==> design.v <==
`timescale 1ns / 1ps
module cordic_single_stage #(parameter m = 6, parameter n = 10, parameter iter_length = 4)(clk, x_in, y_in, z_in, i, atan, x_out, y_out, z_out);
	input clk;
	input signed [m + n - 1:0] x_in, y_in, z_in;
	input signed [m + n - 1:0] atan;
	input [iter_length - 1:0] i;
	output reg [m + n - 1:0] x_out, y_out, z_out;
	reg signed [1:0] d;	
	always @(posedge clk) begin
		d = z_in[m + n - 1] == 1'b0 ? 1 : -1;
		x_out <= x_in - d * (y_in >>> i);
		y_out <= y_in + d * (x_in >>> i);
		z_out <= z_in - d * atan;
	end
endmodule
`timescale 1ns / 1ps
module cordic_pipeline(clk, x0, y0, z0, out_x, out_y, out_z);
	parameter M = 6;
	parameter N = 10;
	parameter ITER_BIT = 4;
	parameter ITER_COUNT = 11;
	input clk;
	input signed [M + N - 1:0] x0;
	input signed [M + N - 1:0] y0;
	input signed [M + N - 1:0] z0;
	output signed [M + N - 1:0] out_x;
	output signed [M + N - 1:0] out_y;
	output signed [M + N - 1:0] out_z;
	reg signed [M + N - 1:0] atan_lut [ITER_COUNT:0];
	initial begin
		atan_lut[0] = 16'b0000001100100100;
		atan_lut[1] = 16'b0000000111011010;
		atan_lut[2] = 16'b0000000011111010;
		atan_lut[3] = 16'b0000000001111111;
		atan_lut[4] = 16'b0000000000111111;
		atan_lut[5] = 16'b0000000000011111;
		atan_lut[6] = 16'b0000000000001111;
		atan_lut[7] = 16'b0000000000000111;
		atan_lut[8] = 16'b0000000000000011;
		atan_lut[9] = 16'b0000000000000001;
		atan_lut[10] = 16'b0000000000000000;
		atan_lut[11] = 16'b0000000000000000;
	end
	wire signed [M + N - 1:0] x_values [ITER_COUNT:0];
	wire signed [M + N - 1:0] y_values [ITER_COUNT:0];
	wire signed [M + N - 1:0] z_values [ITER_COUNT:0];
	assign x_values[0] = x0;
	assign y_values[0] = y0;
	assign z_values[0] = z0;
	genvar i;
	generate
		for (i = 0; i < ITER_COUNT; i = i + 1)
			begin
				cordic_single_stage #(.m(M), .n(N), .iter_length(ITER_BIT)) stage (
					 .clk(clk), 
					 .x_in(x_values[i]), 
					 .y_in(y_values[i]), 
					 .z_in(z_values[i]), 
					 .i(i), 
					 .atan(atan_lut[i]), 
					 .x_out(x_values[i + 1]), 
					 .y_out(y_values[i + 1]), 
					 .z_out(z_values[i + 1])
				);
			end
	endgenerate
	assign out_x = x_values[ITER_COUNT];
	assign out_y = y_values[ITER_COUNT];
	assign out_z = z_values[ITER_COUNT];
endmodule
==> run.sh <==
#!/bin/bash
# the make line also repeats each setting of config.mk as NAME=value (left out here)
make -C /OpenROAD-flow-scripts/flow DESIGN_CONFIG=/design/flow/config.mk WORK_HOME=/design/flow/orfs CLKGATE_MAP_FILE= finish
==> config.mk <==
export PLATFORM = sky130hd
export DESIGN_NAME = cordic_pipeline
export DESIGN_NICKNAME = cordic_pipeline
export VERILOG_FILES = /design/flow/design.v
export SDC_FILE = /design/flow/constraint.sdc
export NUM_CORES = 4
export LEC_CHECK = 0
export CAP_MARGIN = 40
export CORE_MARGIN = 2
export CORE_UTILIZATION = 70
export CTS_CLUSTER_SIZE = 34
export PLACE_DENSITY = 0.65
export SETUP_SLACK_MARGIN = 0.5
export SLEW_MARGIN = 20
==> constraint.sdc <==
create_clock -name core_clock -period 3.31 [get_ports {clk}]
set_input_delay 0.6620 -clock core_clock [delete_from_list [all_inputs] [get_ports {clk}]]
set_output_delay 0.6620 -clock core_clock [all_outputs]
set_load 0.01 [all_outputs]
==> out/qor.tcl, run 1 <==
set qor(drv.max_cap_violation_count) 0
set qor(clkSinkCount) 528
set qor(fmaxAchievable_mhz) 284.5
set qor(clock_tree.root_cell) {sky130_fd_sc_hd__clkbuf_16}
set qor(worstPathRequired_ns) 3.86
set qor(placedInstanceArea_um2) 48540
set qor(yosysCellCount) 4996
set qor(place.detailed.instances) 6049
set qor(rsz0062_at_grt) {true}
set qor(rr_endpoint) {genblk1[4].stage.y_out[15]$_DFF_P_}
set qor(gp_congestion) 0.9038
set qor(critical_path.slowest_cell) {sky130_fd_sc_hd__fa_2}
set qor(yosysTopAreaCell) {sky130_fd_sc_hd__dfxtp_1}
set qor(fin_hold_ws_ns) 0.3222
set qor(setup_violations) 19
set qor(placement_rows) 92
set qor(period_used_share) 1.062
set qor(synth.cell_area_um2) 44380
set qor(top_count_cell_post_synth) {sky130_fd_sc_hd__inv_1}
set qor(vias_per_cell) 6.137
set qor(xor_xnor_fraction_of_synth_area) 0.09493
set qor(die-height_um) 255.8
set qor(design.final.nets) 6555
set qor(final_area_um2) 56200
set qor(holdBufCountCts) 0
set qor(htree_num_levels) 2
set qor(yosys.area_share.adder) 0.3284
set qor(worstMarginPinSlew_ns) 0.5752
set qor(slew_headroom) 0.6056
set qor(ant_nets) 0
set qor(length_of_the_first_detailed_routing_pass_in_iterations) 6
set qor(routed_wirelength_um) 135500
set qor(reg2reg_setup_slack_ns) -0.21
set qor(checkFailReasons) {setup timing}
set qor(drt-wirelength-per-cell_um) 21.23
set qor(warning_count) 44
set qor(critPathBufInv) 2
set qor(count_of_flip_flops_with_a_built_in_enable_after_synthesis) 0
set qor(worst_case_reg_to_reg_path_depth) 12
set qor(post_synth_ao_oa_area_fraction) 0.1491
set qor(drtIter0Drc) 3184
set qor(path_depth) 12
set qor(ys.flops) 528
set qor(worstPathCellList) {buf_6 > buf_12 > fa_2 > ha_4 > a21o_1 > a21oi_4 > o21ai_4 > a22oi_2 > a2111oi_4 > nor2_2 > o21ai_2 > xor2_2}
set qor(critical_path.startpoint) {genblk1[3].stage.z_out[15]$_DFF_P_}
set qor(core_util_floorplan) 0.7061
set qor(port-buffer-count) 96
set qor(setup_ws_ns) -0.2055
set qor(number_of_global_route_vias_before_repair) 37380
set qor(critPathMaxStageDelay_ns) 0.50
set qor(number_of_cts_inserted_buffers) 59
set qor(synth_async_sr_flop_share) 0
set qor(die_x_um) 255.8
set qor(fp.dieArea_um2) 65430
set qor(yosysUniqueCellTypes) 79
set qor(layout.area.seq_um2) 10610
set qor(fin_skew_ns) 0.01698
set qor(critical_path.reg2reg.startpoint) {genblk1[3].stage.z_out[15]$_DFF_P_}
set qor(io-pin-count) 97
set qor(worstSkewPairLatency_ns) 0.66
set qor(grt.overflow.total) 0
set qor(layout.cells.non_filler) 6381
set qor(grt_first_pass_wirelength_um) 177900
set qor(postSynth.topFlopCell) {sky130_fd_sc_hd__dfxtp_1}
set qor(remaining_drc_errors) 0
set qor(worst_path_dominant_cell_family) {AND-OR/OR-AND gates}
set qor(synthesis.instances) 4996
set qor(grt_antenna_before_repair) 5
set qor(fill_cells) 2751
set qor(cp-end-kind) {flop}
set qor(ys_seq_share) 0.2382
set qor(detailroute.via_count) 39160
set qor(place_worst_setup_slack_ns) -0.8887
set qor(hold_path_end) {genblk1[10].stage.z_out[0]$_DFF_P_}
set qor(cp.arrival_ns) 4.07
set qor(hpwl_um) 74950
set qor(worst_hold_path.num_cells) 0
set qor(grt_usage) 0.3269
set qor(tritoncts_clock_tree) {yes}
set qor(crit_fanout) 4
set qor(syn2layout_area_growth_pct) 26.64
set qor(cts-root-to-sink-buffers) 3
set qor(crit_end) {genblk1[4].stage.y_out[15]$_DFF_P_}
set qor(ys_sh_mux) 0.006344
set qor(hold_path_class) {flop to flop}
set qor(timing_max_transition_violations_final) 0
set qor(syn-num-nets) 6068
set qor(outcome) {finished with violations}
set qor(maximum_number_of_pins_on_one_net_before_global_route_repair) 21
set qor(post_synth_and_or_nand_nor_area_fraction) 0.1064
set qor(critPathKind) {flop to flop}
set qor(layout.area.comb_um2) 34780
set qor(finalHoldViolations) 0
set qor(hold_start) {genblk1[9].stage.z_out[0]$_DFF_P_}
set qor(clkTransAtPathRegs_ns) 0.06
set qor(core_um2) 62850
set qor(synth_top_area_share) 0.2382
set qor(synthesis.area_per_instance_um2) 8.882
set qor(synth-area-yosys_um2) 44380
set qor(final_min_period_ns) 3.515
set qor(synthTopLogicFamily) {adder cells}
set qor(setup.worst_path.start_class) {flop}
set qor(post_synth_main_area_contributors) {sky130_fd_sc_hd__dfxtp_1 (24%), sky130_fd_sc_hd__ha_1 (22%), sky130_fd_sc_hd__fa_1 (11%)}
set qor(netlist_top_cells_count) {sky130_fd_sc_hd__inv_1 (832), sky130_fd_sc_hd__ha_1 (787), sky130_fd_sc_hd__dfxtp_1 (528)}
set qor(ys_warn_count) 13
stage by stage:
| step | setup TNS (ns) | utilization |
|---|---|---|
| floorplan | -0.4028 | - |
| finish | -1.023 | 0.8942 |
| CTS | 0 | 0.8479 |
| global route | -2.238 | 0.8941 |
| detailed placement | -11.19 | 0.7723 |
| global placement | -9.579 | 0.7723 |
layer usage:
metal | vias up | wire, µm | track usage
met3 | 933 | 10660 | 0.03605
met1 | 18380 | 47850 | 0.3739
met4 | 8 | 11940 | 0.1735
met5 | - | 62 | 0
met2 | 2149 | 64940 | 0.5980
li1 | 17680 | - | -
final cells by class:
cell class	instances	area share
multi-input cells	3561	0.6188
flip-flops and latches	528	0.1888
repair buffers	494	0.07866
inverters	836	0.05766
clock buffers	69	0.02876
well taps	846	0.01884
clock inverters	43	0.007748
repair inverters	3	0.0006902
diodes	1	0.00004453
repair_timing:
action | CTS | global route
setup buffers | 129 | 85
pin swaps | 229 | 333
endpoints found under the hold margin | 0 | 0
setup endpoints to repair | 174 | 214
gates cloned | 4 | 1
resized | 371 | 462
==> run 2, diff against run 1 <==
Settings changed: CAP_MARGIN 40 to 20, CORE_UTILIZATION 70 to 72, CTS_CLUSTER_SIZE 34 to unset, PLACE_DENSITY 0.65 to 0.67, SETUP_SLACK_MARGIN 0.5 to -0.24.
Clock period 3.31 ns to 2.3 ns, I/O delays scaled along.
==> out/qor.tcl, run 2 <==
set qor(yosysCellCount) 4996
set qor(synthesis.area_per_instance_um2) 8.882
set qor(yosysTopAreaCell) {sky130_fd_sc_hd__dfxtp_1}
set qor(placement_rows) 91
set qor(synth_async_sr_flop_share) 0
set qor(io-pin-count) 97
set qor(core_util_floorplan) 0.7231
set qor(synth-area-yosys_um2) 44380
set qor(postSynth.topFlopCell) {sky130_fd_sc_hd__dfxtp_1}
set qor(outcome.stop_stage) {clock tree synthesis (4_1_cts)}
set qor(core_um2) 61370
set qor(ys_sh_mux) 0.006344
set qor(netlist_top_cells_count) {sky130_fd_sc_hd__inv_1 (832), sky130_fd_sc_hd__ha_1 (787), sky130_fd_sc_hd__dfxtp_1 (528)}
set qor(yosysUniqueCellTypes) 79
set qor(gp_congestion) 0.9012
set qor(syn-num-nets) 6068
set qor(place_worst_setup_slack_ns) -1.746
set qor(hpwl_um) 97270
set qor(post_synth_main_area_contributors) {sky130_fd_sc_hd__dfxtp_1 (24%), sky130_fd_sc_hd__ha_1 (22%), sky130_fd_sc_hd__fa_1 (11%)}
set qor(post_synth_and_or_nand_nor_area_fraction) 0.1064
set qor(port-buffer-count) 96
set qor(xor_xnor_fraction_of_synth_area) 0.09493
set qor(ys.flops) 528
set qor(synthTopLogicFamily) {adder cells}
set qor(count_of_flip_flops_with_a_built_in_enable_after_synthesis) 0
set qor(synth.cell_area_um2) 44380
set qor(die-height_um) 252.3
set qor(top_count_cell_post_synth) {sky130_fd_sc_hd__inv_1}
set qor(yosys.area_share.adder) 0.3284
set qor(post_synth_ao_oa_area_fraction) 0.1491
set qor(ys_warn_count) 13
set qor(synthesis.instances) 4996
set qor(synth_top_area_share) 0.2382
set qor(placedInstanceArea_um2) 56050
set qor(toolErrorMsg) {[ERROR DPL-0038] Utilization greater than 100%, impossible to legalize}
set qor(outcome) {stopped before the end}
set qor(ys_seq_share) 0.2382
set qor(fp.dieArea_um2) 63640
set qor(die_x_um) 252.3
[run 2: per-stage QoR]
step,instances,utilization
after floorplan,4996,-
after global placement,6946,0.9133
after detailed placement,6946,0.9133
==> run 3, diff against run 2 <==
Settings changed: CAP_MARGIN 20 to 15, CORE_UTILIZATION 72 to 70, CTS_CLUSTER_SIZE set to 34, PLACE_DENSITY 0.67 to unset, SETUP_SLACK_MARGIN -0.24 to 0.85.
Clock period 2.3 ns to 3.24 ns, I/O delays scaled along.
==> out/qor.tcl, run 3 <==
set qor(worstPathCellList) {clkinv_8 > buf_4 > bufbuf_16 > nor2_4 > fa_1 > ha_4 > o21ai_0 > nand2_1 > o311ai_2 > buf_4 > nand2_2 > a21o_1 > a21o_1 > xor2_1}
set qor(length_of_the_first_detailed_routing_pass_in_iterations) 6
set qor(synth-area-yosys_um2) 44380
set qor(clkTransAtPathRegs_ns) 0.07
set qor(fin_hold_ws_ns) 0.3360
set qor(synthesis.area_per_instance_um2) 8.882
set qor(path_depth) 14
set qor(worstPathRequired_ns) 3.74
set qor(syn-num-nets) 6068
set qor(core_um2) 62850
set qor(worstMarginPinSlew_ns) 0.6089
set qor(synth_top_area_share) 0.2382
set qor(critPathBufInv) 4
set qor(drt-wirelength-per-cell_um) 19.29
set qor(drtIter0Drc) 2530
set qor(rr_endpoint) {genblk1[1].stage.y_out[12]$_DFF_P_}
set qor(clkSinkCount) 528
set qor(netlist_top_cells_count) {sky130_fd_sc_hd__inv_1 (832), sky130_fd_sc_hd__ha_1 (787), sky130_fd_sc_hd__dfxtp_1 (528)}
set qor(cp.arrival_ns) 3.89
set qor(port-buffer-count) 96
set qor(ys_sh_mux) 0.006344
set qor(count_of_flip_flops_with_a_built_in_enable_after_synthesis) 0
set qor(critPathKind) {flop to flop}
set qor(cts-root-to-sink-buffers) 3
set qor(grt.overflow.total) 0
set qor(core_util_floorplan) 0.7061
set qor(placement_rows) 92
set qor(post_synth_ao_oa_area_fraction) 0.1491
set qor(tritoncts_clock_tree) {yes}
set qor(syn2layout_area_growth_pct) 26.15
set qor(rsz0062_at_grt) {true}
set qor(ys_warn_count) 13
set qor(slew_headroom) 0.5825
set qor(post_synth_main_area_contributors) {sky130_fd_sc_hd__dfxtp_1 (24%), sky130_fd_sc_hd__ha_1 (22%), sky130_fd_sc_hd__fa_1 (11%)}
set qor(holdBufCountCts) 0
set qor(finalHoldViolations) 0
set qor(number_of_cts_inserted_buffers) 58
set qor(synthesis.instances) 4996
set qor(grt_first_pass_wirelength_um) 174800
set qor(io-pin-count) 97
set qor(clock_tree.root_cell) {sky130_fd_sc_hd__clkbuf_16}
set qor(outcome) {finished with violations}
set qor(reg2reg_setup_slack_ns) -0.15
set qor(place_worst_setup_slack_ns) -0.9375
set qor(die_x_um) 255.8
set qor(htree_num_levels) 2
set qor(ys.flops) 528
set qor(synthTopLogicFamily) {adder cells}
set qor(ant_nets) 0
set qor(crit_fanout) 10
set qor(hpwl_um) 76030
set qor(maximum_number_of_pins_on_one_net_before_global_route_repair) 21
set qor(grt_usage) 0.3191
set qor(grt_antenna_before_repair) 4
set qor(period_used_share) 1.045
set qor(yosysTopAreaCell) {sky130_fd_sc_hd__dfxtp_1}
set qor(crit_end) {genblk1[1].stage.y_out[12]$_DFF_P_}
set qor(number_of_global_route_vias_before_repair) 36820
set qor(final_min_period_ns) 3.387
set qor(remaining_drc_errors) 0
set qor(hold_start) {genblk1[1].stage.z_out[0]$_DFF_P_}
set qor(critical_path.slowest_cell) {sky130_fd_sc_hd__fa_1}
set qor(vias_per_cell) 5.959
set qor(yosysUniqueCellTypes) 79
set qor(die-height_um) 255.8
set qor(ys_seq_share) 0.2382
set qor(critical_path.startpoint) {genblk1[0].stage.z_out[15]$_DFF_P_}
set qor(xor_xnor_fraction_of_synth_area) 0.09493
set qor(setup_violations) 13
set qor(top_count_cell_post_synth) {sky130_fd_sc_hd__inv_1}
set qor(post_synth_and_or_nand_nor_area_fraction) 0.1064
set qor(timing_max_transition_violations_final) 0
set qor(detailroute.via_count) 37990
set qor(hold_path_class) {flop to flop}
set qor(fp.dieArea_um2) 65430
set qor(yosysCellCount) 4996
set qor(design.final.nets) 6552
set qor(fill_cells) 2952
set qor(worstSkewPairLatency_ns) 0.62
set qor(worst_hold_path.num_cells) 0
set qor(gp_congestion) 0.9124
set qor(worst_case_reg_to_reg_path_depth) 14
set qor(setup_ws_ns) -0.1473
set qor(yosys.area_share.adder) 0.3284
set qor(worst_path_dominant_cell_family) {AND-OR/OR-AND gates}
set qor(synth_async_sr_flop_share) 0
set qor(postSynth.topFlopCell) {sky130_fd_sc_hd__dfxtp_1}
set qor(warning_count) 44
set qor(checkFailReasons) {setup timing}
set qor(fin_skew_ns) 0.01909
set qor(hold_path_end) {genblk1[2].stage.z_out[0]$_DFF_P_}
set qor(synth.cell_area_um2) 44380
set qor(fmaxAchievable_mhz) 295.2
set qor(cp-end-kind) {flop}
set qor(setup.worst_path.start_class) {flop}
set qor(critPathMaxStageDelay_ns) 0.50
set qor(drv.max_cap_violation_count) 0
set qor(routed_wirelength_um) 122900
set qor(critical_path.reg2reg.startpoint) {genblk1[0].stage.z_out[15]$_DFF_P_}
[run 3: metal layers]
layer  global-route usage  routed length (µm)
met3              0.03704                7424
met2               0.5892               61570
met1               0.3706               45110
met4               0.1399                8846
met5                    0                   0
[run 3: cell type report]
class | count | area (µm²) | area share
timing repair buffer | 492 | 4344 | 0.07760
sequential | 528 | 10610 | 0.1895
clock buffer | 75 | 1587 | 0.02834
antenna | 2 | 5.005 | 0.00008940
tap | 846 | 1059 | 0.01891
multi-input combinational | 3561 | 34630 | 0.6185
timing repair inverter | 3 | 40.04 | 0.0007152
clock inverter | 32 | 474.2 | 0.008471
inverter | 836 | 3238 | 0.05784
[run 3: repair_timing]
action / in CTS / in global routing
cloned: 4 / 1
hold endpoints to repair: 0 / 0
buffers inserted: 99 / 83
resized: 304 / 416
setup endpoints to repair: 301 / 325
pin swaps: 196 / 324
[run 3: stage by stage]
step                      utilization  cells  setup TNS, ns  area, µm²
after floorplan                     -   4996        -0.5715      45810
after global placement         0.7798   6079         -10.94      49010
after detailed placement       0.7798   6079         -13.13      49010
after CTS                      0.8480   6289              0      53300
after global routing           0.8907   6374         -1.991      55980
final                          0.8907   6375        -0.6916      55980
==> run 4, diff against run 3 <==
Settings changed: CAP_MARGIN 15 to 20, CORE_UTILIZATION 70 to 67, CTS_CLUSTER_SIZE 34 to unset, SETUP_SLACK_MARGIN 0.85 to unset.
Clock period 3.24 ns to 4.18 ns, I/O delays scaled along.
==> out/qor.tcl, run 4 <==
set qor(final_min_period_ns) 3.968
set qor(antenna_cells_inserted) 0
set qor(place_worst_setup_slack_ns) -0.3878
set qor(design.final.nets) 6209
set qor(grt_antenna_before_repair) 0
set qor(critPathKind) {input pin to flop}
set qor(drv.max_cap_violation_count) 0
set qor(finalHoldViolations) 0
set qor(worst_path_dominant_cell_family) {adder cells}
set qor(slew_headroom) 0.5735
set qor(holdBufCountCts) 0
set qor(critPathMaxStageDelay_ns) 0.48
set qor(fmaxAchievable_mhz) 252.0
set qor(outcome) {finished clean}
set qor(ys_sh_mux) 0.006344
set qor(critical_path.slowest_cell) {sky130_fd_sc_hd__fa_1}
set qor(post_synth_ao_oa_area_fraction) 0.1491
set qor(critPathBufInv) 4
set qor(length_of_the_first_detailed_routing_pass_in_iterations) 5
set qor(worst_hold_path.num_cells) 0
set qor(fin_skew_ns) 0.01780
set qor(period_used_share) 0.9493
set qor(final_area_um2) 48630
set qor(synthesis.instances) 4996
set qor(setup_ws_ns) 0.2119
set qor(fill_cells) 5104
set qor(vias_per_cell) 5.431
set qor(drt-wirelength-per-cell_um) 14.66
set qor(number_of_cts_inserted_buffers) 59
set qor(die-height_um) 261.4
set qor(layout.area.seq_um2) 10570
set qor(setup_violations) 0
set qor(setup.worst_path.start_class) {input pin}
set qor(worstPathRequired_ns) 4.70
set qor(drtIter0Drc) 1426
set qor(port-buffer-count) 96
set qor(routed_wirelength_um) 88700
set qor(layout.area.comb_um2) 30400
set qor(placement_rows) 94
set qor(ys.flops) 528
set qor(htree_num_levels) 2
set qor(count_of_flip_flops_with_a_built_in_enable_after_synthesis) 0
set qor(cp-end-kind) {flop}
set qor(top_count_cell_post_synth) {sky130_fd_sc_hd__inv_1}
set qor(yosys.area_share.adder) 0.3284
set qor(postSynth.topFlopCell) {sky130_fd_sc_hd__dfxtp_1}
set qor(die_x_um) 261.4
set qor(post_synth_main_area_contributors) {sky130_fd_sc_hd__dfxtp_1 (24%), sky130_fd_sc_hd__ha_1 (22%), sky130_fd_sc_hd__fa_1 (11%)}
set qor(maximum_number_of_pins_on_one_net_before_global_route_repair) 28
set qor(hold_start) {genblk1[1].stage.z_out[0]$_DFF_P_}
set qor(yosysCellCount) 4996
set qor(worstSkewPairLatency_ns) 0.63
set qor(core_um2) 65630
set qor(synth.cell_area_um2) 44380
set qor(worstMarginPinSlew_ns) 0.6354
set qor(grt_usage) 0.2661
set qor(detailroute.via_count) 32860
set qor(placedInstanceArea_um2) 46560
set qor(rr_endpoint) {genblk1[4].stage.x_out[14]$_DFF_P_}
set qor(cp.arrival_ns) 4.48
set qor(hold_path_class) {flop to flop}
set qor(clock_tree.root_cell) {sky130_fd_sc_hd__clkbuf_16}
set qor(hpwl_um) 72780
set qor(worstPathCellList) {clkdlybuf4s50_1 > inv_1 > buf_4 > nor2_1 > ha_1 > fa_1 > inv_1 > ha_1 > o21a_1 > o21ai_0 > a21oi_1 > or2_2 > a31oi_4 > a21oi_2 > a221oi_2 > xnor2_1}
set qor(warning_count) 41
set qor(hold_path_end) {genblk1[2].stage.z_out[0]$_DFF_P_}
set qor(netlist_top_cells_count) {sky130_fd_sc_hd__inv_1 (832), sky130_fd_sc_hd__ha_1 (787), sky130_fd_sc_hd__dfxtp_1 (528)}
set qor(grt_first_pass_wirelength_um) 150600
set qor(clkSinkCount) 528
set qor(xor_xnor_fraction_of_synth_area) 0.09493
set qor(yosysUniqueCellTypes) 79
set qor(crit_end) {genblk1[0].stage.x_out[15]$_DFF_P_}
set qor(remaining_drc_errors) 0
set qor(io-pin-count) 97
set qor(clkTransAtPathRegs_ns) 0.06
set qor(reg2reg_setup_slack_ns) 0.38
set qor(worst_case_reg_to_reg_path_depth) 14
set qor(synth_top_area_share) 0.2382
set qor(postLayoutCoreUtil) 0.7409
set qor(critical_path.reg2reg.startpoint) {genblk1[3].stage.z_out[15]$_DFF_P_}
set qor(syn-num-nets) 6068
set qor(synth-area-yosys_um2) 44380
set qor(ys_seq_share) 0.2382
set qor(number_of_global_route_vias_before_repair) 32260
set qor(timing_max_transition_violations_final) 0
set qor(cts_resized) 0
set qor(crit_fanout) 27
set qor(ys_warn_count) 13
set qor(synth_async_sr_flop_share) 0
set qor(gp_congestion) 0.8829
set qor(post_synth_and_or_nand_nor_area_fraction) 0.1064
set qor(rsz0062_at_grt) {false}
set qor(synthesis.area_per_instance_um2) 8.882
set qor(syn2layout_area_growth_pct) 9.578
set qor(core_util_floorplan) 0.6762
set qor(tns_ns) 0
set qor(path_depth) 16
set qor(grt.overflow.total) 0
set qor(synthTopLogicFamily) {adder cells}
set qor(cts-root-to-sink-buffers) 3
set qor(critical_path.startpoint) {z0[15]}
set qor(tritoncts_clock_tree) {yes}
set qor(fp.dieArea_um2) 68310
set qor(ant_nets) 0
set qor(yosysTopAreaCell) {sky130_fd_sc_hd__dfxtp_1}
set qor(cts_setup_buffers) 0
[run 4: metrics by stage]
step	instances	hold slack, ns
finish	6050	0.3261
floorplan	4996	0.3096
detailed placement	5940	0.3121
global route	6050	0.3298
CTS	6050	0.3264
global placement	5940	0.3126
[run 4: layer usage]
metal,part of all wire,vias up,track usage
met4,0.028,0,0.07686
met5,0,-,0
met3,0.026,134,0.02265
met2,0.50,418,0.4955
li1,-,16950,-
met1,0.44,15360,0.3262
[run 4: final cells by class]
class | count | share of cell area
Multi-Input combinational cell | 3561 | 0.6252
Sequential cell | 528 | 0.2174
Inverter | 836 | 0.06453
Clock buffer | 79 | 0.03420
Timing Repair Buffer | 151 | 0.02825
Tap cell | 864 | 0.02223
Clock inverter | 31 | 0.008182
==> run 5, diff against run 4 <==
Settings changed: ABC_AREA set to 1, CORE_UTILIZATION 67 to 68, CTS_CLUSTER_SIZE set to 74, HOLD_SLACK_MARGIN set to 0.29, SETUP_SLACK_MARGIN set to 0.65.
Clock period 4.18 ns to 2.19 ns, I/O delays scaled along.
==> out/qor.tcl, run 5 <==
set qor(synthesis.instances) 7043
set qor(synth_top_area_share) 0.2147
set qor(synth_async_sr_flop_share) 0
set qor(ys_warn_count) 13
set qor(synthesis.area_per_instance_um2) 6.990
set qor(syn-num-nets) 8115
set qor(hpwl_um) 110700
set qor(ys_sh_mux) 0
set qor(die_x_um) 273.1
set qor(htree_num_levels) 2
set qor(yosysTopAreaCell) {sky130_fd_sc_hd__dfxtp_1}
set qor(core_um2) 71610
set qor(ys.flops) 528
set qor(yosysUniqueCellTypes) 37
set qor(postSynth.topFlopCell) {sky130_fd_sc_hd__dfxtp_1}
set qor(number_of_cts_inserted_buffers) 59
set qor(io-pin-count) 97
set qor(placement_rows) 98
set qor(core_util_floorplan) 0.6875
set qor(placedInstanceArea_um2) 59990
set qor(gp_congestion) 0.9387
set qor(yosys.area_share.adder) 0.2960
set qor(grt_usage) 0.8840
set qor(grt.overflow.total) 2261
set qor(count_of_flip_flops_with_a_built_in_enable_after_synthesis) 0
set qor(cts-root-to-sink-buffers) 3
set qor(top_count_cell_post_synth) {sky130_fd_sc_hd__nand2_1}
set qor(clkSinkCount) 528
set qor(yosysCellCount) 7043
set qor(die-height_um) 273.1
set qor(xor_xnor_fraction_of_synth_area) 0.05208
set qor(port-buffer-count) 96
set qor(outcome) {stopped before the end}
set qor(post_synth_ao_oa_area_fraction) 0.07587
set qor(clock_tree.root_cell) {sky130_fd_sc_hd__clkbuf_16}
set qor(toolErrorMsg) {[ERROR GRT-0232] Routing congestion too high. Check the congestion heatmap in the GUI.}
set qor(synth-area-yosys_um2) 49230
set qor(post_synth_main_area_contributors) {sky130_fd_sc_hd__dfxtp_1 (21%), sky130_fd_sc_hd__ha_1 (20%), sky130_fd_sc_hd__nand2_1 (14%)}
set qor(post_synth_and_or_nand_nor_area_fraction) 0.2479
set qor(synthTopLogicFamily) {adder cells}
set qor(ys_seq_share) 0.2147
set qor(fp.dieArea_um2) 74560
set qor(synth.cell_area_um2) 49230
set qor(outcome.stop_stage) {global routing (5_1_grt)}
set qor(netlist_top_cells_count) {sky130_fd_sc_hd__nand2_1 (1871), sky130_fd_sc_hd__inv_1 (1417), sky130_fd_sc_hd__ha_1 (787)}
## run 5: stage by stage
step | cells | setup TNS [ns] | hold WS, ns | setup WS (ns) | utilization
floorplan | 7043 | -21.15 | 0.3096 | -0.3310 | -
global placement | 8809 | -69.17 | 0.3117 | -0.9110 | 0.8377
detailed placement | 8809 | -88.26 | 0.3196 | -0.9499 | 0.8377
CTS | 8990 | -57.14 | 0.3281 | -0.3837 | 0.9138
## run 5: what timing repair did
action	4_1_cts
pin swaps	245
setup buffers	63
hold buffers	2
endpoints found under the setup margin	517
hold endpoints to repair	2
gates cloned	6
gates resized	634
## run 5: routing by layer
metal	track usage	overflow
met3	0.7402	48
met1	0.8238	32
met4	0.9672	590
met5	0.4628	10
met2	1.070	1581
==> run 6, diff against run 5 <==
Settings changed: ABC_AREA 1 to unset, CORE_UTILIZATION 68 to 22, CTS_CLUSTER_SIZE 74 to 59, GPL_ROUTABILITY_DRIVEN set to 0, HOLD_SLACK_MARGIN 0.29 to unset, SETUP_SLACK_MARGIN 0.65 to unset, TNS_END_PERCENT set to 50.
Clock period 2.19 ns to 4.0 ns, I/O delays scaled along.
==> out/qor.tcl, run 6 <==
set qor(hold_start) {genblk1[0].stage.z_out[0]$_DFF_P_}
set qor(worst_case_reg_to_reg_path_depth) 14
set qor(count_of_flip_flops_with_a_built_in_enable_after_synthesis) 0
set qor(synthesis.area_per_instance_um2) 8.882
set qor(path_depth) 15
set qor(synthesis.instances) 4996
set qor(ys.flops) 528
set qor(final_min_period_ns) 3.752
set qor(post_synth_main_area_contributors) {sky130_fd_sc_hd__dfxtp_1 (24%), sky130_fd_sc_hd__ha_1 (22%), sky130_fd_sc_hd__fa_1 (11%)}
set qor(synthTopLogicFamily) {adder cells}
set qor(rsz0062_at_grt) {false}
set qor(yosysUniqueCellTypes) 79
set qor(ys_sh_mux) 0.006344
set qor(place_worst_setup_slack_ns) -0.3912
set qor(tns_ns) 0
set qor(worstMarginPinSlew_ns) 0.6436
set qor(setup.worst_path.start_class) {input pin}
set qor(critPathBufInv) 3
set qor(placement_rows) 164
set qor(core_util_floorplan) 0.2218
set qor(drv.max_cap_violation_count) 0
set qor(cts-root-to-sink-buffers) 3
set qor(setup_violations) 0
set qor(grt_usage) 0.08357
set qor(xor_xnor_fraction_of_synth_area) 0.09493
set qor(detailroute.via_count) 31940
set qor(yosysCellCount) 4996
set qor(crit_end) {genblk1[0].stage.x_out[12]$_DFF_P_}
set qor(number_of_global_route_vias_before_repair) 32330
set qor(synth_top_area_share) 0.2382
set qor(setup_ws_ns) 0.2478
set qor(ys_seq_share) 0.2382
set qor(top_count_cell_post_synth) {sky130_fd_sc_hd__inv_1}
set qor(design.final.nets) 6224
set qor(vias_per_cell) 4.065
set qor(die_x_um) 453.1
set qor(worstPathRequired_ns) 4.58
set qor(postSynth.topFlopCell) {sky130_fd_sc_hd__dfxtp_1}
set qor(post_synth_and_or_nand_nor_area_fraction) 0.1064
set qor(yosys.area_share.adder) 0.3284
set qor(hpwl_um) 72110
set qor(fmaxAchievable_mhz) 266.5
set qor(final_area_um2) 51090
set qor(clkTransAtPathRegs_ns) 0.06
set qor(critical_path.slowest_cell) {sky130_fd_sc_hd__clkdlybuf4s50_1}
set qor(remaining_drc_errors) 0
set qor(critical_path.reg2reg.startpoint) {genblk1[7].stage.z_out[15]$_DFF_P_}
set qor(outcome) {finished clean}
set qor(maximum_number_of_pins_on_one_net_before_global_route_repair) 23
set qor(finalHoldViolations) 0
set qor(hold_path_class) {flop to flop}
set qor(reg2reg_setup_slack_ns) 0.27
set qor(core_um2) 200100
set qor(critPathMaxStageDelay_ns) 0.49
set qor(holdBufCountCts) 0
set qor(port-buffer-count) 96
set qor(length_of_the_first_detailed_routing_pass_in_iterations) 6
set qor(period_used_share) 0.9380
set qor(grt.overflow.total) 0
set qor(drt-wirelength-per-cell_um) 10.95
set qor(critPathKind) {input pin to flop}
set qor(syn2layout_area_growth_pct) 15.12
set qor(synth.cell_area_um2) 44380
set qor(die-height_um) 453.1
set qor(critical_path.startpoint) {z0[15]}
set qor(ant_nets) 0
set qor(slew_headroom) 0.5598
set qor(fin_skew_ns) 0.02185
set qor(worstSkewPairLatency_ns) 0.65
set qor(layout.area.comb_um2) 30400
set qor(cp.arrival_ns) 4.33
set qor(worst_path_dominant_cell_family) {AND-OR/OR-AND gates}
set qor(grt_antenna_before_repair) 1
set qor(worstPathCellList) {clkdlybuf4s50_1 > inv_1 > nor2_1 > ha_1 > fa_1 > inv_1 > ha_1 > a21o_1 > a21oi_2 > o21bai_1 > a2111o_1 > and3_4 > a311o_1 > a21oi_1 > o22a_1}
set qor(routed_wirelength_um) 86010
set qor(hold_path_end) {genblk1[1].stage.z_out[0]$_DFF_P_}
set qor(timing_max_transition_violations_final) 0
set qor(synth_async_sr_flop_share) 0
set qor(clkSinkCount) 528
set qor(cts_setup_buffers) 0
set qor(layout.area.seq_um2) 10570
set qor(io-pin-count) 97
set qor(cts_resized) 0
set qor(number_of_cts_inserted_buffers) 60
set qor(fill_cells) 21390
set qor(htree_num_levels) 2
set qor(cp-end-kind) {flop}
set qor(fp.dieArea_um2) 205300
set qor(grt_first_pass_wirelength_um) 148400
set qor(tritoncts_clock_tree) {yes}
set qor(post_synth_ao_oa_area_fraction) 0.1491
set qor(worst_hold_path.num_cells) 0
set qor(syn-num-nets) 6068
set qor(placedInstanceArea_um2) 48910
set qor(warning_count) 39
set qor(rr_endpoint) {genblk1[8].stage.x_out[12]$_DFF_P_}
set qor(crit_fanout) 4
set qor(drtIter0Drc) 1146
set qor(netlist_top_cells_count) {sky130_fd_sc_hd__inv_1 (832), sky130_fd_sc_hd__ha_1 (787), sky130_fd_sc_hd__dfxtp_1 (528)}
set qor(ys_warn_count) 13
set qor(synth-area-yosys_um2) 44380
set qor(clock_tree.root_cell) {sky130_fd_sc_hd__clkbuf_16}
set qor(yosysTopAreaCell) {sky130_fd_sc_hd__dfxtp_1}
[run 6: per-layer routing]
metal	vias to the layer above	wire [µm]	GRT usage	share of wire
met5	-	0	0	0
met4	0	3439	0.03198	0.040
met3	188	2175	0.01066	0.025
met2	424	41080	0.1522	0.48
met1	14390	39320	0.09879	0.46
li1	16940	-	-	-
[run 6: final cells by class]
cell class                 instances  area share
multi-input combinational       3561      0.5951
sequential                       528      0.2069
tap                             2656     0.06505
inverter                         836     0.06142
clock buffer                      86     0.03483
timing repair buffer             165     0.02895
clock inverter                    24    0.007666
antenna                            2  0.00009796
[run 6: through the flow]
step,cells,hold slack (ns),utilization
detailed placement,7746,0.3154,0.2445
global placement,7746,0.3146,0.2445
global route,7857,0.3332,0.2553
finish,7858,0.3265,0.2554
CTS,7856,0.3299,0.2553
floorplan,4996,0.3096,-
==> run 7, diff against run 6 <==
Settings changed: CORE_UTILIZATION 22 to 72, CTS_CLUSTER_SIZE 59 to 39, GPL_ROUTABILITY_DRIVEN 0 to unset, PLACE_DENSITY set to 0.67, SETUP_SLACK_MARGIN set to -0.24, TNS_END_PERCENT 50 to unset.
Clock period 4.0 ns to 2.29 ns, I/O delays scaled along.
==> out/qor.tcl, run 7 <==
set qor(synth.cell_area_um2) 44380
set qor(die_x_um) 252.3
set qor(ys.flops) 528
set qor(post_synth_and_or_nand_nor_area_fraction) 0.1064
set qor(die-height_um) 252.3
set qor(post_synth_ao_oa_area_fraction) 0.1491
set qor(post_synth_main_area_contributors) {sky130_fd_sc_hd__dfxtp_1 (24%), sky130_fd_sc_hd__ha_1 (22%), sky130_fd_sc_hd__fa_1 (11%)}
set qor(yosysTopAreaCell) {sky130_fd_sc_hd__dfxtp_1}
set qor(synthesis.instances) 4996
set qor(top_count_cell_post_synth) {sky130_fd_sc_hd__inv_1}
set qor(yosysCellCount) 4996
set qor(gp_congestion) 0.9131
set qor(port-buffer-count) 96
set qor(outcome.stop_stage) {clock tree synthesis (4_1_cts)}
set qor(core_util_floorplan) 0.7231
set qor(count_of_flip_flops_with_a_built_in_enable_after_synthesis) 0
set qor(ys_warn_count) 13
set qor(yosys.area_share.adder) 0.3284
set qor(yosysUniqueCellTypes) 79
set qor(ys_sh_mux) 0.006344
set qor(place_worst_setup_slack_ns) -1.701
set qor(synthesis.area_per_instance_um2) 8.882
set qor(core_um2) 61370
set qor(placedInstanceArea_um2) 56210
set qor(synth_async_sr_flop_share) 0
set qor(toolErrorMsg) {[ERROR DPL-0038] Utilization greater than 100%, impossible to legalize}
set qor(synthTopLogicFamily) {adder cells}
set qor(io-pin-count) 97
set qor(postSynth.topFlopCell) {sky130_fd_sc_hd__dfxtp_1}
set qor(synth-area-yosys_um2) 44380
set qor(placement_rows) 91
set qor(outcome) {stopped before the end}
set qor(netlist_top_cells_count) {sky130_fd_sc_hd__inv_1 (832), sky130_fd_sc_hd__ha_1 (787), sky130_fd_sc_hd__dfxtp_1 (528)}
set qor(xor_xnor_fraction_of_synth_area) 0.09493
set qor(hpwl_um) 100700
set qor(fp.dieArea_um2) 63640
set qor(syn-num-nets) 6068
set qor(ys_seq_share) 0.2382
set qor(place.detailed.instances) 6967
set qor(synth_top_area_share) 0.2382
-- run 7: stage by stage --
step / util / hold slack (ns)
after global placement: 0.9160 / 0.3126
after floorplan: - / 0.3096
after detailed placement: 0.9160 / 0.3165
==> run 8, diff against run 7 <==
Settings changed: CORE_UTILIZATION 72 to 70, CTS_CLUSTER_SIZE 39 to 49, HOLD_SLACK_MARGIN set to 0.3, PLACE_DENSITY 0.67 to unset, PLACE_DENSITY_LB_ADDON set to 0.0, SETUP_SLACK_MARGIN -0.24 to 0.26.
Clock period 2.29 ns to 2.16 ns, I/O delays scaled along.
==> out/qor.tcl, run 8 <==
set qor(placedInstanceArea_um2) 57780
set qor(synth_top_area_share) 0.2382
set qor(synth.cell_area_um2) 44380
set qor(outcome) {stopped before the end}
set qor(ys_sh_mux) 0.006344
set qor(place.detailed.instances) 7101
set qor(syn-num-nets) 6068
set qor(netlist_top_cells_count) {sky130_fd_sc_hd__inv_1 (832), sky130_fd_sc_hd__ha_1 (787), sky130_fd_sc_hd__dfxtp_1 (528)}
set qor(synthTopLogicFamily) {adder cells}
set qor(hpwl_um) 103300
set qor(core_util_floorplan) 0.7061
set qor(die-height_um) 255.8
set qor(toolErrorMsg) {[ERROR DPL-0038] Utilization greater than 100%, impossible to legalize}
set qor(xor_xnor_fraction_of_synth_area) 0.09493
set qor(outcome.stop_stage) {clock tree synthesis (4_1_cts)}
set qor(gp_congestion) 0.8981
set qor(die_x_um) 255.8
set qor(count_of_flip_flops_with_a_built_in_enable_after_synthesis) 0
set qor(fp.dieArea_um2) 65430
set qor(synthesis.area_per_instance_um2) 8.882
set qor(yosysUniqueCellTypes) 79
set qor(synth-area-yosys_um2) 44380
set qor(ys.flops) 528
set qor(post_synth_ao_oa_area_fraction) 0.1491
set qor(port-buffer-count) 96
set qor(synth_async_sr_flop_share) 0
set qor(ys_warn_count) 13
set qor(postSynth.topFlopCell) {sky130_fd_sc_hd__dfxtp_1}
set qor(yosysCellCount) 4996
set qor(yosysTopAreaCell) {sky130_fd_sc_hd__dfxtp_1}
set qor(core_um2) 62850
set qor(io-pin-count) 97
set qor(ys_seq_share) 0.2382
set qor(post_synth_and_or_nand_nor_area_fraction) 0.1064
set qor(place_worst_setup_slack_ns) -1.852
set qor(post_synth_main_area_contributors) {sky130_fd_sc_hd__dfxtp_1 (24%), sky130_fd_sc_hd__ha_1 (22%), sky130_fd_sc_hd__fa_1 (11%)}
set qor(synthesis.instances) 4996
set qor(top_count_cell_post_synth) {sky130_fd_sc_hd__inv_1}
set qor(placement_rows) 92
set qor(yosys.area_share.adder) 0.3284
## run 8: stage by stage
| step | setup TNS, ns |
|---|---|
| 3_5_place_dp | -220.17 |
| 2_1_floorplan | -114.80 |
| 3_3_place_gp | -187.51 |
==> run 9, diff against run 8 <==
Settings changed: CORE_UTILIZATION 70 to 72, CTS_CLUSTER_SIZE 49 to unset, HOLD_SLACK_MARGIN 0.3 to unset, PLACE_DENSITY_LB_ADDON 0.0 to unset, SETUP_SLACK_MARGIN 0.26 to 0.99.
Clock period 2.16 ns to 3.32 ns, I/O delays scaled along.
==> out/qor.tcl, run 9 <==
set qor(rsz0062_at_grt) {true}
set qor(yosysTopAreaCell) {sky130_fd_sc_hd__dfxtp_1}
set qor(worst_path_dominant_cell_family) {AND-OR/OR-AND gates}
set qor(htree_num_levels) 2
set qor(grt_usage) 0.3423
set qor(design.final.nets) 6555
set qor(number_of_global_route_vias_before_repair) 37630
set qor(cts-root-to-sink-buffers) 3
set qor(placedInstanceArea_um2) 48660
set qor(yosysUniqueCellTypes) 79
set qor(critPathKind) {flop to flop}
set qor(synthesis.area_per_instance_um2) 8.882
set qor(count_of_flip_flops_with_a_built_in_enable_after_synthesis) 0
set qor(hpwl_um) 75490
set qor(vias_per_cell) 6.390
set qor(worst_case_reg_to_reg_path_depth) 15
set qor(detailroute.via_count) 40410
set qor(drtIter0Drc) 3623
set qor(post_synth_ao_oa_area_fraction) 0.1491
set qor(postSynth.topFlopCell) {sky130_fd_sc_hd__dfxtp_1}
set qor(remaining_drc_errors) 0
set qor(clkTransAtPathRegs_ns) 0.07
set qor(reg2reg_setup_slack_ns) -0.42
set qor(outcome) {finished with violations}
set qor(netlist_top_cells_count) {sky130_fd_sc_hd__inv_1 (832), sky130_fd_sc_hd__ha_1 (787), sky130_fd_sc_hd__dfxtp_1 (528)}
set qor(post_synth_and_or_nand_nor_area_fraction) 0.1064
set qor(hold_start) {genblk1[9].stage.z_out[0]$_DFF_P_}
set qor(core_util_floorplan) 0.7231
set qor(ys_seq_share) 0.2382
set qor(worstSkewPairLatency_ns) 0.66
set qor(checkFailReasons) {setup timing}
set qor(die-height_um) 252.3
set qor(critical_path.reg2reg.startpoint) {genblk1[1].stage.z_out[15]$_DFF_P_}
set qor(fp.dieArea_um2) 63640
set qor(synth_async_sr_flop_share) 0
set qor(yosysCellCount) 4996
set qor(setup_violations) 30
set qor(top_count_cell_post_synth) {sky130_fd_sc_hd__inv_1}
set qor(die_x_um) 252.3
set qor(synth.cell_area_um2) 44380
set qor(maximum_number_of_pins_on_one_net_before_global_route_repair) 21
set qor(setup_ws_ns) -0.4179
set qor(synth-area-yosys_um2) 44380
set qor(layout.cells.non_filler) 6324
set qor(final_min_period_ns) 3.738
set qor(slew_headroom) 0.2492
set qor(place.detailed.instances) 5988
set qor(cp-end-kind) {flop}
set qor(synthTopLogicFamily) {adder cells}
set qor(holdBufCountCts) 0
set qor(clkSinkCount) 528
set qor(critPathBufInv) 4
set qor(length_of_the_first_detailed_routing_pass_in_iterations) 7
set qor(critical_path.startpoint) {genblk1[1].stage.z_out[15]$_DFF_P_}
set qor(ant_nets) 0
set qor(ys_sh_mux) 0.006344
set qor(worstMarginPinSlew_ns) 1.114
set qor(setup.worst_path.start_class) {flop}
set qor(gp_congestion) 0.8913
set qor(grt_antenna_before_repair) 6
set qor(period_used_share) 1.126
set qor(timing_max_transition_violations_final) 0
set qor(finalHoldViolations) 0
set qor(critPathMaxStageDelay_ns) 0.60
set qor(drv.max_cap_violation_count) 0
set qor(io-pin-count) 97
set qor(drt-wirelength-per-cell_um) 23.05
set qor(crit_fanout) 4
set qor(yosys.area_share.adder) 0.3284
set qor(tritoncts_clock_tree) {yes}
set qor(worstPathCellList) {clkinv_8 > buf_12 > buf_6 > nor2_4 > fa_2 > buf_6 > ha_4 > a21o_1 > a21oi_2 > o211ai_1 > o21ai_2 > o21ai_2 > nor2_1 > o21ai_1 > xor2_1}
set qor(worstPathRequired_ns) 3.87
set qor(synthesis.instances) 4996
set qor(grt_first_pass_wirelength_um) 178600
set qor(critical_path.slowest_cell) {sky130_fd_sc_hd__o211ai_1}
set qor(synth_top_area_share) 0.2382
set qor(worst_hold_path.num_cells) 0
set qor(fin_skew_ns) 0.03846
set qor(syn2layout_area_growth_pct) 26.93
set qor(grt.overflow.total) 0
set qor(warning_count) 44
set qor(number_of_cts_inserted_buffers) 58
set qor(routed_wirelength_um) 145800
set qor(cp.arrival_ns) 4.29
set qor(crit_end) {genblk1[2].stage.y_out[11]$_DFF_P_}
set qor(tns_ns) -3.270
set qor(clock_tree.root_cell) {sky130_fd_sc_hd__clkbuf_16}
set qor(path_depth) 15
set qor(ys.flops) 528
set qor(placement_rows) 91
set qor(hold_path_class) {flop to flop}
set qor(core_um2) 61370
set qor(final_area_um2) 56330
set qor(rr_endpoint) {genblk1[2].stage.y_out[11]$_DFF_P_}
set qor(xor_xnor_fraction_of_synth_area) 0.09493
set qor(post_synth_main_area_contributors) {sky130_fd_sc_hd__dfxtp_1 (24%), sky130_fd_sc_hd__ha_1 (22%), sky130_fd_sc_hd__fa_1 (11%)}
set qor(syn-num-nets) 6068
set qor(port-buffer-count) 96
set qor(fmaxAchievable_mhz) 267.5
set qor(ys_warn_count) 13
set qor(hold_path_end) {genblk1[10].stage.z_out[0]$_DFF_P_}
## run 9: timing repair
item	in CTS	in global routing
gates resized	348	447
buffers inserted	130	90
pin swaps	228	322
setup endpoints to repair	316	342
cloned	4	1
## run 9: layout make-up
class                           count  area, µm²
Antenna cell                        2      5.005
Clock buffer                       76       1693
Sequential cell                   528      10610
Multi-Input combinational cell   3561      34950
Fill cell                        2310       5041
Timing Repair inverter              2      22.52
Inverter                          836       3238
Clock inverter                     33      397.9
Tap cell                          790      988.4
Timing Repair Buffer              496       4424
## run 9: routing by layer
layer	wire length, µm	vias up	GRT usage
li1	-	17660	-
met1	49150	19040	0.3723
met2	69450	2578	0.6389
met3	13150	1125	0.04181
met4	13980	8	0.1971
met5	50	-	0
## run 9: stage by stage
stage                     setup WS [ns]  utilization  hold slack [ns]
after floorplan                 -0.1991            -           0.3096
after global placement          -0.7918       0.7929           0.3130
after detailed placement        -0.8090       0.7929           0.3171
after CTS                       0.05404       0.8713           0.3306
after global routing            -0.3288       0.9178           0.3426
final                           -0.4179       0.9179           0.3321
==> run 10, diff against run 9 <==
Settings changed: CELL_PAD_IN_SITES_GLOBAL_PLACEMENT set to 2, CORE_MARGIN 2 to 9, CORE_UTILIZATION 72 to 31, CTS_CLUSTER_DIAMETER set to 99, GPL_ROUTABILITY_DRIVEN set to 0, MIN_ROUTING_LAYER set to met2, PLACE_DENSITY set to 0.93, SETUP_SLACK_MARGIN 0.99 to 0.39.
Clock period 3.32 ns to 4.0 ns, I/O delays scaled along.
==> out/qor.tcl, run 10 <==
set qor(hpwl_um) 74160
set qor(setup_ws_ns) 0.3680
set qor(number_of_global_route_vias_before_repair) 48850
set qor(drv.max_cap_violation_count) 0
set qor(cp.arrival_ns) 4.18
set qor(synth.cell_area_um2) 44380
set qor(number_of_cts_inserted_buffers) 66
set qor(worst_hold_path.num_cells) 0
set qor(place_worst_setup_slack_ns) -0.3524
set qor(length_of_the_first_detailed_routing_pass_in_iterations) 10
set qor(final_min_period_ns) 3.632
set qor(grt_first_pass_wirelength_um) 154200
set qor(tns_ns) 0
set qor(warning_count) 43
set qor(worst_case_reg_to_reg_path_depth) 11
set qor(fmaxAchievable_mhz) 275.3
set qor(ys_warn_count) 13
set qor(design.final.nets) 6238
set qor(hold_path_class) {flop to flop}
set qor(yosys.area_share.adder) 0.3284
set qor(worstMarginPinSlew_ns) 0.8279
set qor(crit_fanout) 16
set qor(xor_xnor_fraction_of_synth_area) 0.09493
set qor(placement_rows) 138
set qor(clkSinkCount) 528
set qor(cp-end-kind) {flop}
set qor(port-buffer-count) 96
set qor(critical_path.slowest_cell) {sky130_fd_sc_hd__fa_1}
set qor(die-height_um) 396.4
set qor(io-pin-count) 97
set qor(critPathBufInv) 1
set qor(critical_path.startpoint) {genblk1[4].stage.z_out[15]$_DFF_P_}
set qor(top_count_cell_post_synth) {sky130_fd_sc_hd__inv_1}
set qor(worstPathCellList) {buf_4 > fa_1 > fa_1 > a21o_1 > a21oi_1 > o21bai_1 > a2111o_1 > nor3b_1 > a2111oi_2 > a21oi_1 > xor2_1}
set qor(syn2layout_area_growth_pct) 13.84
set qor(drt-wirelength-per-cell_um) 13.07
set qor(ys_sh_mux) 0.006344
set qor(post_synth_and_or_nand_nor_area_fraction) 0.1064
set qor(synth_top_area_share) 0.2382
set qor(hold_start) {genblk1[0].stage.z_out[0]$_DFF_P_}
set qor(outcome) {finished clean}
set qor(postSynth.topFlopCell) {sky130_fd_sc_hd__dfxtp_1}
set qor(yosysUniqueCellTypes) 79
set qor(drtIter0Drc) 4871
set qor(maximum_number_of_pins_on_one_net_before_global_route_repair) 23
set qor(worstPathRequired_ns) 4.54
set qor(rsz0062_at_grt) {true}
set qor(core_util_floorplan) 0.3127
set qor(hold_path_end) {genblk1[1].stage.z_out[0]$_DFF_P_}
set qor(htree_num_levels) 3
set qor(fp.dieArea_um2) 157100
set qor(synthTopLogicFamily) {adder cells}
set qor(post_synth_main_area_contributors) {sky130_fd_sc_hd__dfxtp_1 (24%), sky130_fd_sc_hd__ha_1 (22%), sky130_fd_sc_hd__fa_1 (11%)}
set qor(synth_async_sr_flop_share) 0
set qor(critPathMaxStageDelay_ns) 0.47
set qor(worstSkewPairLatency_ns) 0.66
set qor(ys.flops) 528
set qor(slew_headroom) 0.4338
set qor(crit_end) {genblk1[5].stage.y_out[14]$_DFF_P_}
set qor(yosysCellCount) 4996
set qor(reg2reg_setup_slack_ns) 0.37
set qor(ant_nets) 0
set qor(grt_antenna_before_repair) 4
set qor(cts-root-to-sink-buffers) 3
set qor(post_synth_ao_oa_area_fraction) 0.1491
set qor(setup_violations) 0
set qor(period_used_share) 0.9080
set qor(netlist_top_cells_count) {sky130_fd_sc_hd__inv_1 (832), sky130_fd_sc_hd__ha_1 (787), sky130_fd_sc_hd__dfxtp_1 (528)}
set qor(rr_endpoint) {genblk1[5].stage.y_out[14]$_DFF_P_}
set qor(synth-area-yosys_um2) 44380
set qor(finalHoldViolations) 0
set qor(critical_path.reg2reg.startpoint) {genblk1[4].stage.z_out[15]$_DFF_P_}
set qor(yosysTopAreaCell) {sky130_fd_sc_hd__dfxtp_1}
set qor(clock_tree.root_cell) {sky130_fd_sc_hd__clkbuf_16}
set qor(routed_wirelength_um) 92940
set qor(worst_path_dominant_cell_family) {AND-OR/OR-AND gates}
set qor(clkTransAtPathRegs_ns) 0.07
set qor(fin_hold_ws_ns) 0.3518
set qor(placedInstanceArea_um2) 47980
set qor(syn-num-nets) 6068
set qor(setup.worst_path.start_class) {flop}
set qor(critPathKind) {flop to flop}
set qor(grt.overflow.total) 0
set qor(die_x_um) 396.4
set qor(tritoncts_clock_tree) {yes}
set qor(count_of_flip_flops_with_a_built_in_enable_after_synthesis) 0
set qor(ys_seq_share) 0.2382
set qor(synthesis.area_per_instance_um2) 8.882
set qor(fill_cells) 14670
set qor(fin_skew_ns) 0.05698
set qor(timing_max_transition_violations_final) 0
set qor(vias_per_cell) 6.450
set qor(final_area_um2) 50520
set qor(synthesis.instances) 4996
set qor(grt_usage) 0.1755
set qor(core_um2) 141900
set qor(detailroute.via_count) 45880
set qor(remaining_drc_errors) 0
set qor(path_depth) 11
## run 10: routing by layer
metal  global-route usage  vias to the layer above  part of all wire
li1                     -                    16870                 -
met5              0.02001                        -            0.0030
met4              0.02596                       14             0.060
met3               0.2344                      676              0.38
met2               0.2174                    10930              0.55
met1                    -                    17400                 0
## run 10: layout make-up
class / instances / area (µm²) / area share
diodes: 8 / 20.02 / 0.0003963
clock buffers: 99 / 1958 / 0.03876
clock inverters: 18 / 221.5 / 0.004384
inverters: 836 / 3159 / 0.06254
multi-input cells: 3561 / 30660 / 0.6069
flip-flops and latches: 528 / 10580 / 0.2094
well taps: 1890 / 2365 / 0.04681
repair buffers: 173 / 1558 / 0.03084
## run 10: through the flow
stage	util	cells
2_1_floorplan	-	4996
3_3_place_gp	0.3381	6981
3_5_place_dp	0.3381	6981
4_1_cts	0.3536	7099
5_1_grt	0.3559	7110
6_report	0.3559	7113
## run 10: repair_timing
| action | CTS | global route |
|---|---|---|
| setup buffers | 1 | 6 |
| pin swaps | 1 | 12 |
| hold buffers | 0 | 0 |
| gates resized | 9 | 83 |
| setup endpoints to repair | 11 | 64 |
==> run 11, diff against run 10 <==
Settings changed: CELL_PAD_IN_SITES_GLOBAL_PLACEMENT 2 to unset, CORE_MARGIN 9 to 2, CORE_UTILIZATION 31 to 70, CTS_CLUSTER_DIAMETER 99 to unset, CTS_CLUSTER_SIZE set to 40, GPL_ROUTABILITY_DRIVEN 0 to unset, MIN_ROUTING_LAYER met2 to unset, PLACE_DENSITY 0.93 to unset, SETUP_SLACK_MARGIN 0.39 to unset.
Clock period 4.0 ns to 2.9 ns, I/O delays scaled along.
==> out/qor.tcl, run 11 <==
set qor(ys.flops) 528
set qor(top_count_cell_post_synth) {sky130_fd_sc_hd__inv_1}
set qor(synth.cell_area_um2) 44380
set qor(place.detailed.instances) 6453
set qor(yosysTopAreaCell) {sky130_fd_sc_hd__dfxtp_1}
set qor(placement_rows) 92
set qor(number_of_cts_inserted_buffers) 59
set qor(fp.dieArea_um2) 65430
set qor(yosysCellCount) 4996
set qor(gp_congestion) 0.8796
set qor(synthTopLogicFamily) {adder cells}
set qor(synth_async_sr_flop_share) 0
set qor(post_synth_main_area_contributors) {sky130_fd_sc_hd__dfxtp_1 (24%), sky130_fd_sc_hd__ha_1 (22%), sky130_fd_sc_hd__fa_1 (11%)}
set qor(yosysUniqueCellTypes) 79
set qor(ys_seq_share) 0.2382
set qor(outcome.stop_stage) {global routing (5_1_grt)}
set qor(cts-root-to-sink-buffers) 3
set qor(xor_xnor_fraction_of_synth_area) 0.09493
set qor(core_util_floorplan) 0.7061
set qor(core_um2) 62850
set qor(die-height_um) 255.8
set qor(count_of_flip_flops_with_a_built_in_enable_after_synthesis) 0
set qor(ys_sh_mux) 0.006344
set qor(htree_num_levels) 2
set qor(syn-num-nets) 6068
set qor(netlist_top_cells_count) {sky130_fd_sc_hd__inv_1 (832), sky130_fd_sc_hd__ha_1 (787), sky130_fd_sc_hd__dfxtp_1 (528)}
set qor(synth_top_area_share) 0.2382
set qor(post_synth_and_or_nand_nor_area_fraction) 0.1064
set qor(holdBufCountCts) 0
set qor(clock_tree.root_cell) {sky130_fd_sc_hd__clkbuf_16}
set qor(port-buffer-count) 96
set qor(clkSinkCount) 528
set qor(die_x_um) 255.8
set qor(synthesis.area_per_instance_um2) 8.882
set qor(io-pin-count) 97
set qor(synthesis.instances) 4996
set qor(ys_warn_count) 13
set qor(hpwl_um) 80050
set qor(synth-area-yosys_um2) 44380
set qor(postSynth.topFlopCell) {sky130_fd_sc_hd__dfxtp_1}
set qor(outcome) {stopped before the end}
set qor(post_synth_ao_oa_area_fraction) 0.1491
set qor(yosys.area_share.adder) 0.3284
[run 11: stage by stage]
| stage | setup slack [ns] | area (µm²) | hold WS [ns] |
|---|---|---|---|
| after floorplan | -0.5415 | 45160 | 0.3096 |
| after global placement | -1.206 | 51200 | 0.3132 |
| after detailed placement | -1.224 | 51200 | 0.3143 |
| after CTS | -0.3288 | 56070 | 0.3281 |
[run 11: repair_timing]
action / CTS
gates cloned: 2
buffers inserted: 101
gates resized: 497
setup endpoints to repair: 146
pin swaps: 283
==> run 12, diff against run 11 <==
Settings changed: CAP_MARGIN 20 to 40, CTS_CLUSTER_SIZE 40 to 34, SETUP_SLACK_MARGIN set to 0.5.
Clock period 2.9 ns to 3.43 ns, I/O delays scaled along.
==> out/qor.tcl, run 12 <==
set qor(outcome) {finished clean}
set qor(syn-num-nets) 6068
set qor(yosysUniqueCellTypes) 79
set qor(fp.dieArea_um2) 65430
set qor(drtIter0Drc) 2173
set qor(ys_warn_count) 13
set qor(yosys.area_share.adder) 0.3284
set qor(grt.overflow.total) 0
set qor(grt_first_pass_wirelength_um) 174900
set qor(path_depth) 13
set qor(fill_cells) 3134
set qor(timing_max_transition_violations_final) 0
set qor(clkTransAtPathRegs_ns) 0.07
set qor(postSynth.topFlopCell) {sky130_fd_sc_hd__dfxtp_1}
set qor(critPathKind) {flop to flop}
set qor(synth-area-yosys_um2) 44380
set qor(critPathBufInv) 2
set qor(placement_rows) 92
set qor(netlist_top_cells_count) {sky130_fd_sc_hd__inv_1 (832), sky130_fd_sc_hd__ha_1 (787), sky130_fd_sc_hd__dfxtp_1 (528)}
set qor(hold_start) {genblk1[9].stage.z_out[1]$_DFF_P_}
set qor(yosysCellCount) 4996
set qor(slew_headroom) 0.5978
set qor(tritoncts_clock_tree) {yes}
set qor(worstSkewPairLatency_ns) 0.66
set qor(io-pin-count) 97
set qor(post_synth_and_or_nand_nor_area_fraction) 0.1064
set qor(final_area_um2) 55040
set qor(remaining_drc_errors) 0
set qor(clkSinkCount) 528
set qor(worstPathRequired_ns) 3.97
set qor(gp_congestion) 0.8873
set qor(synth.cell_area_um2) 44380
set qor(clock_tree.root_cell) {sky130_fd_sc_hd__clkbuf_16}
set qor(xor_xnor_fraction_of_synth_area) 0.09493
set qor(finalHoldViolations) 0
set qor(synthesis.instances) 4996
set qor(hpwl_um) 74460
set qor(crit_fanout) 6
set qor(ys_sh_mux) 0.006344
set qor(cp.arrival_ns) 3.85
set qor(fmaxAchievable_mhz) 301.3
set qor(drv.max_cap_violation_count) 0
set qor(placedInstanceArea_um2) 47790
set qor(place_worst_setup_slack_ns) -0.7877
set qor(cp-end-kind) {flop}
set qor(number_of_global_route_vias_before_repair) 36510
set qor(core_um2) 62850
set qor(crit_end) {genblk1[4].stage.y_out[13]$_DFF_P_}
set qor(count_of_flip_flops_with_a_built_in_enable_after_synthesis) 0
set qor(layout.area.comb_um2) 34020
set qor(die-height_um) 255.8
set qor(hold_path_end) {genblk1[10].stage.z_out[1]$_DFF_P_}
set qor(worstPathCellList) {inv_12 > buf_4 > nor2_4 > fa_1 > ha_1 > o21ai_0 > nand2b_1 > a21oi_2 > o21ai_1 > a2111oi_2 > nor3_2 > a221oi_2 > xnor2_1}
set qor(worstMarginPinSlew_ns) 0.5865
set qor(critPathMaxStageDelay_ns) 0.66
set qor(cts-root-to-sink-buffers) 3
set qor(setup_violations) 0
set qor(rsz0062_at_grt) {true}
set qor(critical_path.slowest_cell) {sky130_fd_sc_hd__fa_1}
set qor(warning_count) 44
set qor(post_synth_ao_oa_area_fraction) 0.1491
set qor(final_min_period_ns) 3.319
set qor(vias_per_cell) 5.887
set qor(synthTopLogicFamily) {adder cells}
[run 12: what timing repair did]
action                                  in CTS  in global routing
pin swaps                                  241                263
cloned                                       7                  2
endpoints found under the setup margin     139                174
gates resized                              384                376
setup buffers                              124                 78
[run 12: per-layer routing]
metal / share of wire / global-route usage / routed length, µm
met4: 0.074 / 0.1649 / 8944
met5: 0 / 0 / 0
met2: 0.50 / 0.5899 / 60670
met3: 0.050 / 0.03347 / 6083
met1: 0.37 / 0.3675 / 45010
[run 12: final cells by class]
| class | count | area share |
|---|---|---|
| well taps | 846 | 0.01923 |
| inverters | 836 | 0.05901 |
| clock buffers | 75 | 0.02917 |
| clock inverters | 32 | 0.007433 |
| flip-flops and latches | 528 | 0.1928 |
| repair buffers | 446 | 0.07315 |
| multi-input cells | 3561 | 0.6181 |
| repair inverters | 5 | 0.001023 |
[run 12: stage by stage]
| stage | hold WS (ns) | setup TNS [ns] | util |
|---|---|---|---|
| 3_5_place_dp | 0.3132 | -7.744 | 0.7604 |
| 3_3_place_gp | 0.3125 | -6.794 | 0.7604 |
| 6_report | 0.3447 | 0 | 0.8758 |
| 4_1_cts | 0.3314 | 0 | 0.8377 |
| 2_1_floorplan | 0.3096 | -0.1173 | - |
| 5_1_grt | 0.3532 | 0 | 0.8758 |
